==> job 9381 <==
==> flow/design.v (excerpt) <==
module cpu (
    input clk, 
    input reset,
    output reg [31:0] iaddr,
    input [31:0] idata,
    output reg [31:0] daddr,
    input [31:0] drdata,
    output reg [31:0] dwdata,
    output reg [3:0] dwe
);
Settings: LEC_CHECK=0, ABC_AREA=0, CAP_MARGIN=20, CELL_PAD_IN_SITES_GLOBAL_PLACEMENT=1, CORE_MARGIN=2, CORE_UTILIZATION=53, CTS_CLUSTER_SIZE=37, HOLD_SLACK_MARGIN=0.28, MAX_ROUTING_LAYER=met5, MIN_ROUTING_LAYER=met1, SETUP_SLACK_MARGIN=0.69, SLEW_MARGIN=20, TNS_END_PERCENT=65; clock period 5.87 ns.
run.sh (not shown) runs the stock make flow with config.mk's settings and CLKGATE_MAP_FILE=.
==> job 7356: changes against job 9381 <==
ABC_AREA = unset   (was 0)
CELL_PAD_IN_SITES_GLOBAL_PLACEMENT = unset   (was 1)
CORE_UTILIZATION = 40   (was 53)
CTS_CLUSTER_SIZE = unset   (was 37)
HOLD_SLACK_MARGIN = unset   (was 0.28)
MAX_ROUTING_LAYER = met4   (was met5)
MIN_ROUTING_LAYER = met2   (was met1)
PLACE_DENSITY = 0.6   (was unset)
SETUP_SLACK_MARGIN = 2.77   (was 0.69)
TNS_END_PERCENT = unset   (was 65)
==> flow/constraint.sdc (replaced) <==
create_clock -name core_clock -period 11.0 [get_ports {clk}]
set_input_delay 2.2000 -clock core_clock [delete_from_list [all_inputs] [get_ports {clk}]]
set_output_delay 2.2000 -clock core_clock [all_outputs]
set_load 0.01 [all_outputs]
==> job 4370: changes against job 9381 <==
ABC_AREA = unset   (was 0)
CELL_PAD_IN_SITES_GLOBAL_PLACEMENT = 2   (was 1)
CORE_MARGIN = 6   (was 2)
CORE_UTILIZATION = 40   (was 53)
CTS_CLUSTER_SIZE = unset   (was 37)
HOLD_SLACK_MARGIN = unset   (was 0.28)
MAX_ROUTING_LAYER = unset   (was met5)
MIN_ROUTING_LAYER = unset   (was met1)
SETUP_SLACK_MARGIN = unset   (was 0.69)
SLEW_MARGIN = 15   (was 20)
TNS_END_PERCENT = 80   (was 65)
==> flow/constraint.sdc (replaced) <==
create_clock -name core_clock -period 11.0 [get_ports {clk}]
set_input_delay 2.2000 -clock core_clock [delete_from_list [all_inputs] [get_ports {clk}]]
set_output_delay 2.2000 -clock core_clock [all_outputs]
set_load 0.01 [all_outputs]
==> flow_summary.toml <==
# yosys + openroad results
[status]
outcome = "did not finish"
haltStage = "5_1_grt"
error_line = "[ERROR GRT-0116] Global routing finished with congestion. Check the congestion regions in the DRC Viewer."

[placement]
placed_area_um2 = 73400
dp.final_hpwl_um = 256000

[floorplan]
fp.dieW_um = 414
(the above is from job 7356)
==> flow_summary.toml <==
# flow metrics
[status]
outcome = "finished clean"

[power_and_ir_drop]
pwr-share-seq_pct = 40.2

[grt]
grt_use_met1_pct = 45.9
grt.busiest_layer = "met2"

[floorplan]
fp.dieW_um = 422

[clock_network]
cts.clk_slew.worst_paths_ps = 50

[placement]
placed_area_um2 = 72700
(the above is from job 4370)
==> flow_summary.toml <==
# yosys + openroad results
[placement]
placed_area_um2 = 82400
dp.final_hpwl_um = 244000

[status]
outcome = "did not finish"
haltStage = "5_1_grt"

[synthesis]
fa_ha_area_share_pct = 3.72

[clock_network]
cts_setup_buffers = 182

[floorplan]
fp.dieW_um = 360
(the above is from job 9381)

* * *

==> run D <==
==> flow/design.v <==
module dummydecoder(
    input [31:0] instr,       
    output reg [5:0] op,      
    output reg [4:0] rs1,     
    output reg [4:0] rs2,     
    output reg [4:0] rd,      
    input  [31:0] r_rv2,      
    output reg [31:0] rv2,    
    output reg we             
);
    always @* begin
        case({instr[14:12], instr[6:0]})
            10'b0000010011 : begin op = 0; rv2 = {{20{instr[31]}},instr[31:20]}; we = 1;end			 
            10'b0100010011 : begin op = 1; rv2 = {{20{instr[31]}},instr[31:20]}; we = 1;end			 
            10'b0110010011 : begin op = 2; rv2 = {{20{instr[31]}},instr[31:20]}; we = 1;end			 
            10'b1000010011 : begin op = 3; rv2 = {{20{instr[31]}},instr[31:20]}; we = 1;end			 
            10'b1100010011 : begin op = 4; rv2 = {{20{instr[31]}},instr[31:20]}; we = 1;end			 
            10'b1110010011 : begin op = 5; rv2 = {{20{instr[31]}},instr[31:20]}; we = 1;end			 
            10'b0010010011 : begin op = 6; rv2 = {{20{instr[31]}},instr[31:20]}; we = 1;end			 
            10'b1010010011 : begin op = instr[30] ? 8 : 7;  rv2 = instr[24:20]; we = 1;end	 
            10'b0000110011 : begin op = instr[30] ? 10 : 9; rv2 = r_rv2; we = 1;end	 
		    10'b0010110011 : begin op = 11; rv2 = r_rv2; we = 1;end			    
		    10'b0100110011 : begin op = 12; rv2 = r_rv2; we = 1;end			    
		    10'b0110110011 : begin op = 13; rv2 = r_rv2; we = 1;end			    
		    10'b1000110011 : begin op = 14; rv2 = r_rv2; we = 1;end			    
            10'b1010110011 : begin op = instr[30] ? 16 : 15; rv2 = r_rv2; we = 1;end	 
		    10'b1100110011 : begin op = 17; rv2 = r_rv2; we = 1;end			    
		    10'b1110110011 : begin op = 18; rv2 = r_rv2; we = 1;end			    
            10'b0000000011 : begin op = 19; rv2 = r_rv2; we = 1;end             
            10'b0010000011 : begin op = 20; rv2 = r_rv2; we = 1;end             
            10'b0100000011 : begin op = 21; rv2 = r_rv2; we = 1;end             
            10'b1000000011 : begin op = 22; rv2 = r_rv2; we = 1;end             
            10'b1010000011 : begin op = 23; rv2 = r_rv2; we = 1;end             
            10'b0000100011 : begin op = 24; rv2 = r_rv2; we = 0;end             
            10'b0010100011 : begin op = 25; rv2 = r_rv2; we = 0;end             
            10'b0100100011 : begin op = 26; rv2 = r_rv2; we = 0;end             
            10'b0001100011 : begin op = 31; rv2 = r_rv2; we = 0;end             
            10'b0011100011 : begin op = 32; rv2 = r_rv2; we = 0;end             
            10'b1001100011 : begin op = 33; rv2 = r_rv2; we = 0;end             
            10'b1011100011 : begin op = 34; rv2 = r_rv2; we = 0;end             
            10'b1101100011 : begin op = 35; rv2 = r_rv2; we = 0;end             
            10'b1111100011 : begin op = 36; rv2 = r_rv2; we = 0;end             
            10'b0001100111 : begin op = 30; rv2 = r_rv2; we = 1;end             
            default:begin
                 case (instr[6:0])
            7'b1101111 : begin op = 29; rv2 = r_rv2; we = 1;end             
            7'b0110111 : begin op = 27; rv2 = r_rv2; we = 1;end             
            7'b0010111 : begin op = 28; rv2 = r_rv2; we = 1;end             
                     default:begin op = 0; we = 0;rv2=r_rv2; end
        endcase
            end
	endcase
     rs1 = instr [19:15];
     rs2 = instr [24:20];
     rd  = instr [11:7];
    end
endmodule
module alu32(
    input [5:0] op,       
    input [31:0] rv1,     
    input [31:0] rv2,     
    output reg [31:0] rvout,   
    input [31:0] drdata,
    output reg [31:0] dwdata,
    output reg [3:0] dwe,
    input [31:0] daddr,
    input [31:0] iaddr,
    input [31:0] instr
);
    always @* begin
        case(op)
            0 : begin rvout = rv1 + rv2; dwe = 0; dwdata = 0; end   
            1 : begin rvout = $signed(rv1) < $signed(rv2); dwe = 0; dwdata = 0;end  
            2 : begin rvout = rv1 < rv2; dwe = 0; dwdata = 0;end  
            3 : begin rvout = rv1 ^ rv2; dwe = 0; dwdata = 0;end  
            4 : begin rvout = rv1 | rv2; dwe = 0; dwdata = 0;end  
            5 : begin rvout = rv1 & rv2; dwe = 0; dwdata = 0;end  
            6 : begin rvout = rv1 << rv2[4:0]; dwe = 0; dwdata = 0;end  
            7 : begin rvout = rv1 >> rv2[4:0]; dwe = 0; dwdata = 0;end  
            8 : begin rvout = $signed(rv1) >>> rv2[4:0]; dwe = 0; dwdata = 0;end  
            9 : begin rvout = rv1 + rv2; dwe = 0; dwdata = 0;end  
            10: begin rvout = rv1 - rv2; dwe = 0; dwdata = 0;end  
            11: begin rvout = rv1 << rv2[4:0]; dwe = 0; dwdata = 0;end  
            12: begin rvout = $signed(rv1) < $signed(rv2); dwe = 0; dwdata = 0;end  
            13: begin rvout = rv1 < rv2; dwe = 0; dwdata = 0;end  
            14: begin rvout = rv1 ^ rv2; dwe = 0; dwdata = 0;end  
            15: begin rvout = rv1 >> rv2[4:0]; dwe = 0; dwdata = 0;end  
            16: begin rvout = $signed(rv1) >>> rv2[4:0]; dwe = 0; dwdata = 0;end  
            17: begin rvout = rv1 | rv2; dwe = 0; dwdata = 0;end  
            18: begin rvout = rv1 & rv2; dwe = 0; dwdata = 0;end  
            19 : begin dwe = 0;dwdata = 0;            
            case (daddr[1:0])
                2'b00: rvout = {{24{drdata[7]}}, drdata[7:0]};    
                2'b01: rvout = {{24{drdata[15]}}, drdata[15:8]};  
                2'b10: rvout = {{24{drdata[23]}}, drdata[23:16]};
                2'b11: rvout = {{24{drdata[31]}}, drdata[31:24]};
                default : rvout = {{24{drdata[7]}}, drdata[7:0]};
            endcase
                end                                                      
            20 : begin  dwe = 0; dwdata = 0;
                case (daddr[1:0])
                    2'b00: rvout = {{16{drdata[15]}}, drdata[15:0]};
                    2'b10: rvout = {{16{drdata[31]}}, drdata[31:16]};
                    default : rvout = {{16{drdata[15]}}, drdata[15:0]};
                endcase
                end                                                      
            21 : begin rvout = drdata; dwe = 0; dwdata = 0; end                          
            22 : begin dwe = 0;dwdata = 0; 
                case (daddr[1:0])
                    2'b00: rvout = {{24{1'b0}}, drdata[7:0]};
                    2'b01: rvout = {{24{1'b0}}, drdata[15:8]};
                    2'b10: rvout = {{24{1'b0}}, drdata[23:16]};
                    2'b11: rvout = {{24{1'b0}}, drdata[31:24]};
                    default : rvout = {{24{1'b0}}, drdata[7:0]};
                endcase
                end                                                      
            23 : begin dwe = 0; dwdata = 0; 
                case (daddr[1:0])
                    2'b00: rvout = {{16{1'b0}}, drdata[15:0]};
                    2'b10: rvout = {{16{1'b0}}, drdata[31:16]};
                    default : rvout = {{16{1'b0}}, drdata[15:0]};
                endcase
                end                                                     
            24 : begin dwdata = {4{rv2[7:0]}}; rvout = 0;
                case(daddr[1:0])
                    2'b00: dwe = 4'b0001;         
                    2'b01: dwe = 4'b0010;         
                    2'b10: dwe = 4'b0100;         
                    2'b11: dwe = 4'b1000;         
                    default : dwe = 4'b0001; 
                endcase 
            end                                                             
            25 : begin dwdata = {2{rv2[15:0]}}; rvout = 0;
                case(daddr[1:0])
                    2'b00: dwe = 4'b0011;        
                    2'b10: dwe = 4'b1100;
                    default : dwe = 4'b0011;
                endcase
            end                                                              
            26 : begin dwdata = rv2; dwe = 4'b1111; rvout = 0; end                      
            27: begin rvout = {instr[31:12],{12{1'b0}}}; dwe = 0; dwdata = 0;end  
            28: begin rvout = iaddr + {instr[31:12],{12{1'b0}}}; dwe = 0; dwdata = 0;end  
            29: begin rvout = iaddr +4; dwe = 0; dwdata = 0;end  
            30: begin rvout = iaddr +4; dwe = 0; dwdata = 0;end  
            31: begin dwe = 0; dwdata = 0; rvout = 0; end       
            32: begin dwe = 0; rvout = 0; dwdata = 0; end  
            33: begin dwe = 0; rvout = 0; dwdata = 0; end  
            34: begin dwe = 0; rvout = 0; dwdata = 0; end  
            35: begin dwe = 0; rvout = 0; dwdata = 0; end  
            36: begin dwe = 0; rvout = 0; dwdata = 0; end  
            default : begin rvout =0; dwe = 0; dwdata = 0; end 
        endcase
    end
endmodule
module regfile(
    input [4:0] rs1,      
    input [4:0] rs2,      
    input [4:0] rd,       
    input we,             
    input [31:0] wdata,   
    output reg [31:0] rv1,    
    output reg [31:0] rv2,    
    input clk,             
    input [5:0] op,
    input [31:0] instr,
    output reg [31:0] daddr,
    input [31:0] iaddr
);
    reg [31:0] memory [0:31];
    always @* begin
        rv1 = (rs1 == 0) ? 32'd0 : memory[rs1];
        rv2 = (rs2 == 0) ? 32'd0 : memory[rs2];
        case(op)
            19,20,21,22,
            23: daddr = rv1 + {{20{instr[31]}},instr[31:20]};
            24,25,
            26: daddr = rv1 + {{ 20{instr[31]}},instr[31:25],instr[11:7]};
            default : daddr = 0;   
        endcase 
    end
    always @(posedge clk) begin   
        if(we == 1 & rd!= 0) begin
            memory[rd] <= wdata;
         end
    end
endmodule
module cpu (
    input clk, 
    input reset,
    output reg [31:0] iaddr,
    input [31:0] idata,
    output reg [31:0] daddr,
    input [31:0] drdata,
    output reg [31:0] dwdata,
    output reg [3:0] dwe
);
    wire [31:0] daddr1, dwdata1;  
    wire [3:0] dwe1;
    wire [5:0] op;
    wire [31:0] rv1, rv2, rvout, r_rv2, wdata;
    wire [4:0] rs1, rs2, rd;
    wire we;
    alu32 u1(
        .op(op),
        .rv1(rv1),            
        .rv2(rv2),
        .rvout(rvout),
        .drdata(drdata),      
        .dwdata(dwdata1),     
        .dwe(dwe1),
        .daddr(daddr1),
        .iaddr(iaddr),
        .instr(idata)
    );
    regfile u2(
        .rs1(rs1),
        .rs2(rs2),
        .rd(rd),
        .we(we),
        .wdata(rvout),
        .rv1(rv1),
        .rv2(r_rv2),
        .clk(clk),
        .op(op),
        .instr(idata),
        .daddr(daddr1)
    );
    dummydecoder u3(
        .instr(idata),
        .op(op),
        .rs1(rs1),
        .rs2(rs2),
        .rd(rd),
        .r_rv2(r_rv2),
        .rv2(rv2),
        .we(we)
    );
    always @* begin
        if (reset) begin
           daddr = 0;
           dwdata = 0;
           dwe = 0;
        end
        else begin
           daddr = daddr1;
           dwdata = dwdata1;
           dwe = dwe1;
        end
    end
    wire [31:0] imm_j = {{12{idata[31]}},idata[19:12],idata[20],idata[30:21],1'b0};
    wire [31:0] imm_b = {{20{idata[31]}},idata[7],idata[30:25],idata[11:8],1'b0};
    wire [31:0] jalr_t = rv1 + {{20{idata[31]}},idata[31:20]};
    reg  [31:0] pc_next;
    always @* begin  
        case(op)
            29 : pc_next = iaddr + imm_j;  
            30 : pc_next = {jalr_t[31:1], 1'b0};  
            31 : pc_next = (rv1 == rv2) ? iaddr + imm_b : iaddr + 4;  
            32 : pc_next = (rv1 != rv2) ? iaddr + imm_b : iaddr + 4;  
            33 : pc_next = ($signed(rv1) < $signed(rv2)) ? iaddr + imm_b : iaddr + 4;  
            34 : pc_next = ($signed(rv1) >= $signed(rv2)) ? iaddr + imm_b : iaddr + 4;  
            35 : pc_next = (rv1 < rv2) ? iaddr + imm_b : iaddr + 4;  
            36 : pc_next = (rv1 >= rv2) ? iaddr + imm_b : iaddr + 4;  
            default : pc_next = iaddr + 4;
        endcase
    end       
    always @(posedge clk) begin  
        if (reset) begin
            iaddr <= 0;
        end else begin
            iaddr <= pc_next;
        end
    end
endmodule
==> flow/run.sh <==
#!/bin/bash
# the make line also repeats each setting of config.mk as NAME=value (left out here)
make -C /OpenROAD-flow-scripts/flow DESIGN_CONFIG=/design/flow/config.mk WORK_HOME=/design/flow/orfs CLKGATE_MAP_FILE= finish
==> flow/config.mk <==
export PLATFORM = sky130hd
export DESIGN_NAME = cpu
export DESIGN_NICKNAME = cpu
export VERILOG_FILES = /design/flow/design.v
export SDC_FILE = /design/flow/constraint.sdc
export NUM_CORES = 4
export LEC_CHECK = 0
export ABC_AREA = 0
export CAP_MARGIN = 20
export CELL_PAD_IN_SITES_GLOBAL_PLACEMENT = 1
export CORE_MARGIN = 2
export CORE_UTILIZATION = 47
export CTS_CLUSTER_SIZE = 37
export HOLD_SLACK_MARGIN = -0.1
export MAX_ROUTING_LAYER = met5
export MIN_ROUTING_LAYER = met1
export SETUP_SLACK_MARGIN = 1.34
export SLEW_MARGIN = 20
export TNS_END_PERCENT = 65
==> flow/constraint.sdc <==
create_clock -name core_clock -period 7.28 [get_ports {clk}]
set_input_delay 1.4560 -clock core_clock [delete_from_list [all_inputs] [get_ports {clk}]]
set_output_delay 1.4560 -clock core_clock [all_outputs]
set_load 0.01 [all_outputs]
==> run Z (differences from run D) <==
==> flow/config.mk (replaced) <==
export PLATFORM = sky130hd
export DESIGN_NAME = cpu
export DESIGN_NICKNAME = cpu
export VERILOG_FILES = /design/flow/design.v
export SDC_FILE = /design/flow/constraint.sdc
export NUM_CORES = 4
export LEC_CHECK = 0
export CAP_MARGIN = 20
export CORE_MARGIN = 2
export CORE_UTILIZATION = 72
export CTS_CLUSTER_DIAMETER = 188
export CTS_CLUSTER_SIZE = 99
export PLACE_DENSITY = 0.6
export SLEW_MARGIN = 20
==> flow/constraint.sdc (replaced) <==
create_clock -name core_clock -period 6.7 [get_ports {clk}]
set_input_delay 1.3400 -clock core_clock [delete_from_list [all_inputs] [get_ports {clk}]]
set_output_delay 1.3400 -clock core_clock [all_outputs]
set_load 0.01 [all_outputs]
==> reports/summary.rpt <==
OUTCOME
-------------------------------------------------------------------------
Result of the run .......................................... aborted with a tool error
Stage at which the run stopped ............................. 3_5_place_dp
Error ...................................................... [ERROR DPL-0033] detailed placement checks failed during check placement.

DIE
-------------------------------------------------------------------------
Die boundary height ........................................       309 um
Core area ..................................................   0.0929 mm2
Number of standard-cell rows in the floorplan ..............          112
Area of the die ............................................   0.0958 mm2
Horiz. Die Dim .............................................       309 um
Pre-Place Util .............................................        0.723

SYNTHESIS
-------------------------------------------------------------------------
Mux cell area share after synthesis ........................        0.220
Warning count from the yosys run ...........................            4
Simple-Gate Fraction of Synth Area .........................       0.0845
Cell area after synthesis ..................................   0.0672 mm2
Compound-cell area share of the yosys netlist ..............        0.138
Ys flop type ...............................................     edfxtp_1
Count of flip-flops with a built-in enable after synthesis .         1024

PLACEMENT
-------------------------------------------------------------------------
Final weighted congestion in routability-driven placement ..         1.22

[end of results for run Z]
==> reports/summary.rpt <==
OUTCOME
------------------------------------------------------------
Result of the run ............................. finished clean

DIE
------------------------------------------------------------
Die boundary height ...........................       382 um
Horiz. Die Dim ................................       382 um
Number of standard-cell rows in the floorplan .          138
Core area .....................................    0.142 mm2
Area of the die ...............................    0.146 mm2
Pre-Place Util ................................        0.474

SYNTHESIS
------------------------------------------------------------
Ys flop type ..................................     edfxtp_1
Warning count from the yosys run ..............            4
Simple-Gate Fraction of Synth Area ............       0.0845
Compound-cell area share of the yosys netlist .        0.138
Cell area after synthesis .....................   0.0672 mm2

[end of results for run D]
Power is estimated from default activity; no workload was simulated.
